Setup of v6:
// uart_pwm_top
module uart_pwm_top (
    input  wire        clk,         
    input  wire        rst_n,       
    input  wire        uart_rx,     
    output wire [8:0]  pwm_out,     
    output wire [6:0] seg0,
    output wire [6:0] seg1,
    output wire [6:0] seg2,
    output wire [6:0] seg3,
    output wire [3:0] pkt_count
);
    wire        rx_valid;
    wire [15:0] rx_data;
    uart_rx #(.CLOCKS_PER_PULSE(434),  
              .BITS_PER_WORD(8), 
              .W_OUT(16) 
    ) uart_rx_inst (
        .clk(clk),
        .rst_n(rst_n),
        .rx(uart_rx),
        .m_data(rx_data),
        .m_valid(rx_valid)
    );
    wire [15:0] duty0, duty1, duty2, duty3, duty4, duty5, duty6, duty7, duty8;
    uart_pwm_data_store #(
        .WIDTH(16),
        .CHANNELS(9)
    ) data_store_inst (
        .clk(clk),
        .rst_n(rst_n),
        .rx_valid(rx_valid),
        .rx_data(rx_data),
        .pkt_count(pkt_count),
        .duty0(duty0), .duty1(duty1), .duty2(duty2),
        .duty3(duty3), .duty4(duty4), .duty5(duty5),
        .duty6(duty6), .duty7(duty7), .duty8(duty8)
    );
    pwm_9ch #(
        .RESOLUTION(16)
    ) pwm_inst (
        .clk(clk),
        .rst_n(rst_n),
        .duty0(duty0),
        .duty1(duty1),
        .duty2(duty2),
        .duty3(duty3),
        .duty4(duty4),
        .duty5(duty5),
        .duty6(duty6),
        .duty7(duty7),
  ...
Settings: LEC_CHECK=0, CAP_MARGIN=20, CORE_MARGIN=2, CORE_UTILIZATION=70, CTS_CLUSTER_SIZE=28, PLACE_DENSITY_LB_ADDON=0.0, SETUP_SLACK_MARGIN=1.08, SLEW_MARGIN=20; clock period 3.79 ns.
run.sh (not shown) runs the stock make flow with config.mk's settings and CLKGATE_MAP_FILE=.
Every stage of the flow completed for v6, and the final layout passed the timing, design-rule and antenna checks.
### v6 -> v7
- CTS_CLUSTER_SIZE: 28 -> 10
- CORE_UTILIZATION: 70 -> 72
- CORE_ASPECT_RATIO: unset -> 0.71
- ABC_AREA: unset -> 1
- HOLD_SLACK_MARGIN: unset -> 0.3
- SETUP_SLACK_MARGIN: 1.08 -> 1.13
- CTS_CLUSTER_DIAMETER: unset -> 343
- PLACE_DENSITY_LB_ADDON: 0.0 -> 0.12
--- outcome ---
v7 vs v6 on clock buffer count: v7 is the lower one. Worst clock skew | v7 above v6. Compared to v6, the routing of v7 uses more wire. Diff v6 -> v7: overall power of the completed layout fell about 8%; non-clock buffer count went up by about 22%; clock network fraction of design power shrank by 4.4 points. A heaviest power group of the clock network is what v6 shows, while registers belongs to v7. When v7 is measured against v6, its buffers inserted during post-CTS setup optimization turns out 24 higher. Relative to v6, maximum operating frequency has gone up in v7. Min area growth from synthesis to layout across v6 and v7: v7. Delta (v7 minus v6): sequential share of layout area increased by 1.2 points relative to the old numbers, max-slew headroom at the worst pin decreased by 2.3 points relative to the old numbers.

========
uart_pwm_top again, from the RTL that the note above started with.
## uart_pwm_top
module uart_pwm_top (
    input  wire        clk,         
    input  wire        rst_n,       
    input  wire        uart_rx,     
    output wire [8:0]  pwm_out,     
    output wire [6:0] seg0,
    output wire [6:0] seg1,
    output wire [6:0] seg2,
    output wire [6:0] seg3,
    output wire [3:0] pkt_count
);
export LEC_CHECK = 0
export CAP_MARGIN = 0
export CORE_MARGIN = 2
export CORE_UTILIZATION = 65
export CTS_CLUSTER_DIAMETER = 29
export MAX_ROUTING_LAYER = met4
export SETUP_SLACK_MARGIN = 4.46
export SLEW_MARGIN = 20
export TNS_END_PERCENT = 5
create_clock -name core_clock -period 18.0 [get_ports {clk}]
The baseline finished clean.
Then changed:
- CAP_MARGIN: 0 -> 20
- CORE_UTILIZATION: 65 -> 64
- CTS_CLUSTER_DIAMETER: 29 -> not set
- MAX_ROUTING_LAYER: met4 -> not set
- SETUP_SLACK_MARGIN: 4.46 -> not set
- TNS_END_PERCENT: 5 -> not set
- clock period: 18.0 -> 7.72 ns (I/O delays scaled with it)
The changed run finished with timing, DRC and antenna clean.
Synthesized area stays the same.
Final area is lower by about 7%.
Wire length is lower by 6.5%.
Total power is higher by 67%.
Then changed:
- CORE_UTILIZATION: 64 -> 69
- clock period: 7.72 -> 6.82 ns (I/O delays scaled with it)
The changed run produced a clean layout.
Synthesized area does not change.
Via count stays flat.
Power rises by 10%.
Non-clock buffer count rises by 1.
Final cell count falls by 0.50%.
Routed wire length falls by 1.4%.
Then changed:
- CORE_UTILIZATION: 69 -> 72
- CTS_CLUSTER_SIZE: not set -> 50
- PLACE_DENSITY_LB_ADDON: not set -> 0.0
- SETUP_SLACK_MARGIN: not set -> 1.07
- clock period: 6.82 -> 3.79 ns (I/O delays scaled with it)
What happened:
- The changed run went through all stages and came out clean
- routed wire length increases slightly
- worst hold slack loses 260 ps
- global-route usage increases by 0.55 points
- sequential cell count stays the same

========
Setup of zinc:
The RTL this note starts from:
==> flow/design.v <==
module uart_rx #(
    parameter CLOCKS_PER_PULSE = 4 ,  
              BITS_PER_WORD = 8,  
              W_OUT = 24  
) (
    input clk,rst_n,rx,
    output reg m_valid,
    output reg [W_OUT-1:0] m_data 
);
    localparam  IDLE    = 2'b00, 
                START   = 2'b01, 
                DATA    = 2'b10, 
                STOP    = 2'b11;
  	reg [1:0] state; 
    localparam NUM_WORDS = W_OUT / BITS_PER_WORD;
    reg[$clog2(CLOCKS_PER_PULSE)-1:0] c_clocks;
    reg[$clog2(BITS_PER_WORD)-1:0] c_bits;
    reg[$clog2(NUM_WORDS)-1:0] c_words;
    always @(posedge clk or negedge rst_n) begin
        if (!rst_n) begin
            {c_words,c_bits,c_clocks,m_valid,m_data} <= 1'b0;
            state <= IDLE;
        end else begin
            m_valid <= 0;
            case(state)
                IDLE: if(rx == 0)
                    state <= START;
                START: if(c_clocks == CLOCKS_PER_PULSE/2 - 1) begin
                        c_clocks <= 0;
                        state <= DATA;
                    end else begin
                        c_clocks <= c_clocks + 1;
                    end
              DATA:   if(c_clocks == CLOCKS_PER_PULSE-1)begin
                            c_clocks <= 0;
                            m_data <= {rx, m_data[W_OUT-1:1]};  
                            if(c_bits == BITS_PER_WORD-1) begin
                                c_bits <= 0;
                                state <= STOP;  
                                if(c_words == NUM_WORDS - 1) begin
                                    m_valid <= 1;  
                                    c_words <= 0;  
                                end else c_words <= c_words + 1;  
                            end else c_bits <= c_bits + 1;  
                        end else c_clocks <= c_clocks + 1;  
                STOP: if(c_clocks == CLOCKS_PER_PULSE - 1) begin
                        c_clocks <= 0;
                        state <= IDLE;  
                    end else c_clocks <= c_clocks + 1;
            endcase
        end
    end        
endmodule
module pwm_9ch #(
    parameter RESOLUTION = 16
)(
    input  wire                 clk,
    input  wire                 rst_n,
    input  wire [RESOLUTION-1:0] duty0,
    input  wire [RESOLUTION-1:0] duty1,
    input  wire [RESOLUTION-1:0] duty2,
    input  wire [RESOLUTION-1:0] duty3,
    input  wire [RESOLUTION-1:0] duty4,
    input  wire [RESOLUTION-1:0] duty5,
    input  wire [RESOLUTION-1:0] duty6,
    input  wire [RESOLUTION-1:0] duty7,
    input  wire [RESOLUTION-1:0] duty8,
    output reg  [8:0]           pwm_out
);
    reg [RESOLUTION-1:0] counter;
    always @(posedge clk or negedge rst_n) begin
        if (!rst_n)
            counter <= {RESOLUTION{1'b0}};
        else
            counter <= counter + 1;
    end
    always @(posedge clk or negedge rst_n) begin
        if (!rst_n) begin
            pwm_out <= 9'b0;
        end else begin
            pwm_out[0] <= (counter < duty0);
            pwm_out[1] <= (counter < duty1);
            pwm_out[2] <= (counter < duty2);
            pwm_out[3] <= (counter < duty3);
            pwm_out[4] <= (counter < duty4);
            pwm_out[5] <= (counter < duty5);
            pwm_out[6] <= (counter < duty6);
            pwm_out[7] <= (counter < duty7);
            pwm_out[8] <= (counter < duty8);
        end
    end
endmodule
module sev_seg_decorder(
    input [3:0] digit,
    output reg [6:0] seg
);
    always @(*)begin
        case(digit)
           4'd0: seg  = 7'b1000000;  
            4'd1: seg  = 7'b1111001;  
            4'd2: seg  = 7'b0100100;  
            4'd3: seg  = 7'b0110000;  
            4'd4: seg  = 7'b0011001;  
            4'd5: seg  = 7'b0010010;  
            4'd6: seg  = 7'b0000010;  
            4'd7: seg  = 7'b1111000;  
            4'd8: seg  = 7'b0000000;  
            4'd9: seg  = 7'b0010000;  
            4'd10: seg = 7'b0001000;  
            4'd11: seg = 7'b0000011;  
            4'd12: seg = 7'b1000110;  
            4'd13: seg = 7'b0100001;  
            4'd14: seg = 7'b0000110;  
            4'd15: seg = 7'b0001110;  
            default: seg = 7'b0111111;  
        endcase 
        end
endmodule
module uart_pwm_data_store #(
    parameter WIDTH = 16,
    parameter CHANNELS = 9
)(
    input  wire              clk,
    input  wire              rst_n,
    input  wire              rx_valid,
    input  wire [WIDTH-1:0]  rx_data,
    output reg  [3:0]        pkt_count,
    output reg [WIDTH-1:0] duty0,
    output reg [WIDTH-1:0] duty1,
    output reg [WIDTH-1:0] duty2,
    output reg [WIDTH-1:0] duty3,
    output reg [WIDTH-1:0] duty4,
    output reg [WIDTH-1:0] duty5,
    output reg [WIDTH-1:0] duty6,
    output reg [WIDTH-1:0] duty7,
    output reg [WIDTH-1:0] duty8
);
    reg [WIDTH-1:0] duty_reg [0:CHANNELS-1];
    integer k;
    always @(posedge clk or negedge rst_n) begin
        if (!rst_n) begin
            pkt_count <= 4'd0;
            for (k = 0; k < CHANNELS; k = k + 1)
                duty_reg[k] <= {WIDTH{1'b0}};
            duty0 <= 0; duty1 <= 0; duty2 <= 0;
            duty3 <= 0; duty4 <= 0; duty5 <= 0;
            duty6 <= 0; duty7 <= 0; duty8 <= 0;
        end else if (rx_valid) begin
            duty_reg[pkt_count] <= rx_data;
            duty0 <= duty_reg[0];
            duty1 <= duty_reg[1];
            duty2 <= duty_reg[2];
            duty3 <= duty_reg[3];
            duty4 <= duty_reg[4];
            duty5 <= duty_reg[5];
            duty6 <= duty_reg[6];
            duty7 <= duty_reg[7];
            duty8 <= duty_reg[8];
            if (pkt_count == CHANNELS-1)
                pkt_count <= 4'd0;
            else
                pkt_count <= pkt_count + 1;
        end
    end
endmodule
module uart_pwm_top (
    input  wire        clk,         
    input  wire        rst_n,       
    input  wire        uart_rx,     
    output wire [8:0]  pwm_out,     
    output wire [6:0] seg0,
    output wire [6:0] seg1,
    output wire [6:0] seg2,
    output wire [6:0] seg3,
    output wire [3:0] pkt_count
);
    wire        rx_valid;
    wire [15:0] rx_data;
    uart_rx #(.CLOCKS_PER_PULSE(434),  
              .BITS_PER_WORD(8), 
              .W_OUT(16) 
    ) uart_rx_inst (
        .clk(clk),
        .rst_n(rst_n),
        .rx(uart_rx),
        .m_data(rx_data),
        .m_valid(rx_valid)
    );
    wire [15:0] duty0, duty1, duty2, duty3, duty4, duty5, duty6, duty7, duty8;
    uart_pwm_data_store #(
        .WIDTH(16),
        .CHANNELS(9)
    ) data_store_inst (
        .clk(clk),
        .rst_n(rst_n),
        .rx_valid(rx_valid),
        .rx_data(rx_data),
        .pkt_count(pkt_count),
        .duty0(duty0), .duty1(duty1), .duty2(duty2),
        .duty3(duty3), .duty4(duty4), .duty5(duty5),
        .duty6(duty6), .duty7(duty7), .duty8(duty8)
    );
    pwm_9ch #(
        .RESOLUTION(16)
    ) pwm_inst (
        .clk(clk),
        .rst_n(rst_n),
        .duty0(duty0),
        .duty1(duty1),
        .duty2(duty2),
        .duty3(duty3),
        .duty4(duty4),
        .duty5(duty5),
        .duty6(duty6),
        .duty7(duty7),
        .duty8(duty8),
        .pwm_out(pwm_out)
    );
    wire [3:0] digit0 = rx_data[3:0];     
    wire [3:0] digit1 = rx_data[7:4];
    wire [3:0] digit2 = rx_data[11:8];
    wire [3:0] digit3 = rx_data[15:12];   
    sev_seg_decorder seg_inst0 (.digit(digit0), .seg(seg0));
    sev_seg_decorder seg_inst1 (.digit(digit1), .seg(seg1));
    sev_seg_decorder seg_inst2 (.digit(digit2), .seg(seg2));
    sev_seg_decorder seg_inst3 (.digit(digit3), .seg(seg3));
endmodule
Settings: LEC_CHECK=0, ABC_AREA=1, CAP_MARGIN=20, CORE_MARGIN=2, CORE_UTILIZATION=72, CTS_CLUSTER_DIAMETER=394, CTS_CLUSTER_SIZE=14, HOLD_SLACK_MARGIN=0.08, PLACE_DENSITY_LB_ADDON=0.24, SETUP_SLACK_MARGIN=-0.54, SLEW_MARGIN=20; clock period 11.2 ns.
What amber does differently from zinc at the input level:
# zinc
export LEC_CHECK = 0
export ABC_AREA = 1
export CAP_MARGIN = 20
export CORE_MARGIN = 2
export CORE_UTILIZATION = 72
export CTS_CLUSTER_DIAMETER = 394
export CTS_CLUSTER_SIZE = 14
export HOLD_SLACK_MARGIN = 0.08
export PLACE_DENSITY_LB_ADDON = 0.24
export SETUP_SLACK_MARGIN = -0.54
export SLEW_MARGIN = 20
create_clock -name core_clock -period 11.2 [get_ports {clk}]
# amber
export LEC_CHECK = 0
export CAP_MARGIN = 20
export CORE_MARGIN = 2
export CORE_UTILIZATION = 40
export MAX_ROUTING_LAYER = met4
export SLEW_MARGIN = 20
export TNS_END_PERCENT = 10
create_clock -name core_clock -period 20.0 [get_ports {clk}]
==> results <==
Re number of buffer and inverter instances along the worst setup path: amber is 1 up on zinc.
Every run (amber and zinc) finished clean.
Via count of the first global-routing pass in amber vs zinc: down about 10%
[compare] base=zinc new=amber: share of synthesized area occupied by flip-flops and latches decreased by 0.59 points relative to the old numbers; first-pass GRT wire length decreased 1900 um; share of total power in the clock network rose by 7.4 points; signal arrival time at the worst endpoint went up.
> inputs changed (amber -> sierra)
# amber
export LEC_CHECK = 0
export CAP_MARGIN = 20
export CORE_MARGIN = 2
export CORE_UTILIZATION = 40
export MAX_ROUTING_LAYER = met4
export SLEW_MARGIN = 20
export TNS_END_PERCENT = 10
create_clock -name core_clock -period 20.0 [get_ports {clk}]
# sierra
export LEC_CHECK = 0
export CAP_MARGIN = 20
export CORE_MARGIN = 2
export CORE_UTILIZATION = 70
export CTS_CLUSTER_SIZE = 34
export HOLD_SLACK_MARGIN = -0.1
export MAX_ROUTING_LAYER = met4
export SETUP_SLACK_MARGIN = 4.46
export SLEW_MARGIN = 20
export TNS_END_PERCENT = 5
create_clock -name core_clock -period 18.0 [get_ports {clk}]
### Flow results
sierra falls short of amber in worst ir drop on vdd.
sierra reports a higher first-iteration DRC count than amber does.
Going from amber to sierra, power after layout grew by more than 10%.
sierra against amber: clock-buffer cell count ~0 delta, cell count decreased by 265 relative to the old numbers.
Looking at number of signal-net buffers in the layout, sierra sits 1 higher than amber does.
Final clock period utilization by the worst path up 2.0 points in sierra wrt amber
diff inputs: sierra => maple
# sierra
export LEC_CHECK = 0
export CAP_MARGIN = 20
export CORE_MARGIN = 2
export CORE_UTILIZATION = 70
export CTS_CLUSTER_SIZE = 34
export HOLD_SLACK_MARGIN = -0.1
export MAX_ROUTING_LAYER = met4
export SETUP_SLACK_MARGIN = 4.46
export SLEW_MARGIN = 20
export TNS_END_PERCENT = 5
create_clock -name core_clock -period 18.0 [get_ports {clk}]
# maple
export LEC_CHECK = 0
export CAP_MARGIN = 20
export CORE_MARGIN = 2
export CORE_UTILIZATION = 40
export SETUP_SLACK_MARGIN = 0.62
export SLEW_MARGIN = 20
create_clock -name core_clock -period 6.82 [get_ports {clk}]
Findings:
Compared with sierra, maple shows a fill cell total of the finished layout that is 150% higher. Post-detailed-placement cell area was higher in maple than in sierra. Transition time at the pin with the least slew margin, sierra and maple, lower one = maple. On maple: setup slack after layout is 8.86 ns lower than what sierra gave. Going from sierra to maple, number of placed instances, taps included grows by about 14%. A timing startpoint of the critical path of uart_rx_inst.m_data[12]$_DFFE_PN0P_ is what maple shows, while uart_rx_inst.m_data[13]$_DFFE_PN0P_ belongs to sierra. Lower routed wire length among sierra and maple: sierra. Compared with sierra, in maple combinational cell fraction of total power was more or less identical, power consumption climbed 160%.
Input changes introduced in onyx (baseline for comparison: maple):
# maple
export LEC_CHECK = 0
export CAP_MARGIN = 20
export CORE_MARGIN = 2
export CORE_UTILIZATION = 40
export SETUP_SLACK_MARGIN = 0.62
export SLEW_MARGIN = 20
create_clock -name core_clock -period 6.82 [get_ports {clk}]
# onyx
export LEC_CHECK = 0
export ABC_AREA = 0
export CAP_MARGIN = 5
export CELL_PAD_IN_SITES_GLOBAL_PLACEMENT = 2
export CORE_ASPECT_RATIO = 0.7
export CORE_MARGIN = 2
export CORE_UTILIZATION = 16
export CTS_CLUSTER_DIAMETER = 64
export CTS_CLUSTER_SIZE = 18
export GPL_TIMING_DRIVEN = 1
export MAX_ROUTING_LAYER = met5
export PLACE_DENSITY = 0.78
export SLEW_MARGIN = 20
export TNS_END_PERCENT = 60
create_clock -name core_clock -period 6.82 [get_ports {clk}]
### Flow results
[compare] base=maple new=onyx: non-clock buffer count increased 2, proportion of cell area occupied by multi-input gates decreased 0.90 points, count of inserted tapcells increased 150%. maple ended up with uart_rx_inst.m_data[12]$_DFFE_PN0P_ as its critical path startpoint; onyx ended up with uart_rx_inst.m_data[4]$_DFFE_PN0P_. Cmp maple and onyx / tightest hold margin / higher: onyx. Relative to maple, the wire length measured on onyx has increased by a few percent. Post-placement setup slack delta for onyx relative to maple: 0.12 ns lower. onyx against maple; half-perimeter wire length of the detailed placement result is up by a little under 10%. Total power of onyx is lower than that of maple. Standard cell area after detailed placement (onyx vs. maple) increases by a few percent.
Power and IR drop assume default switching activity.
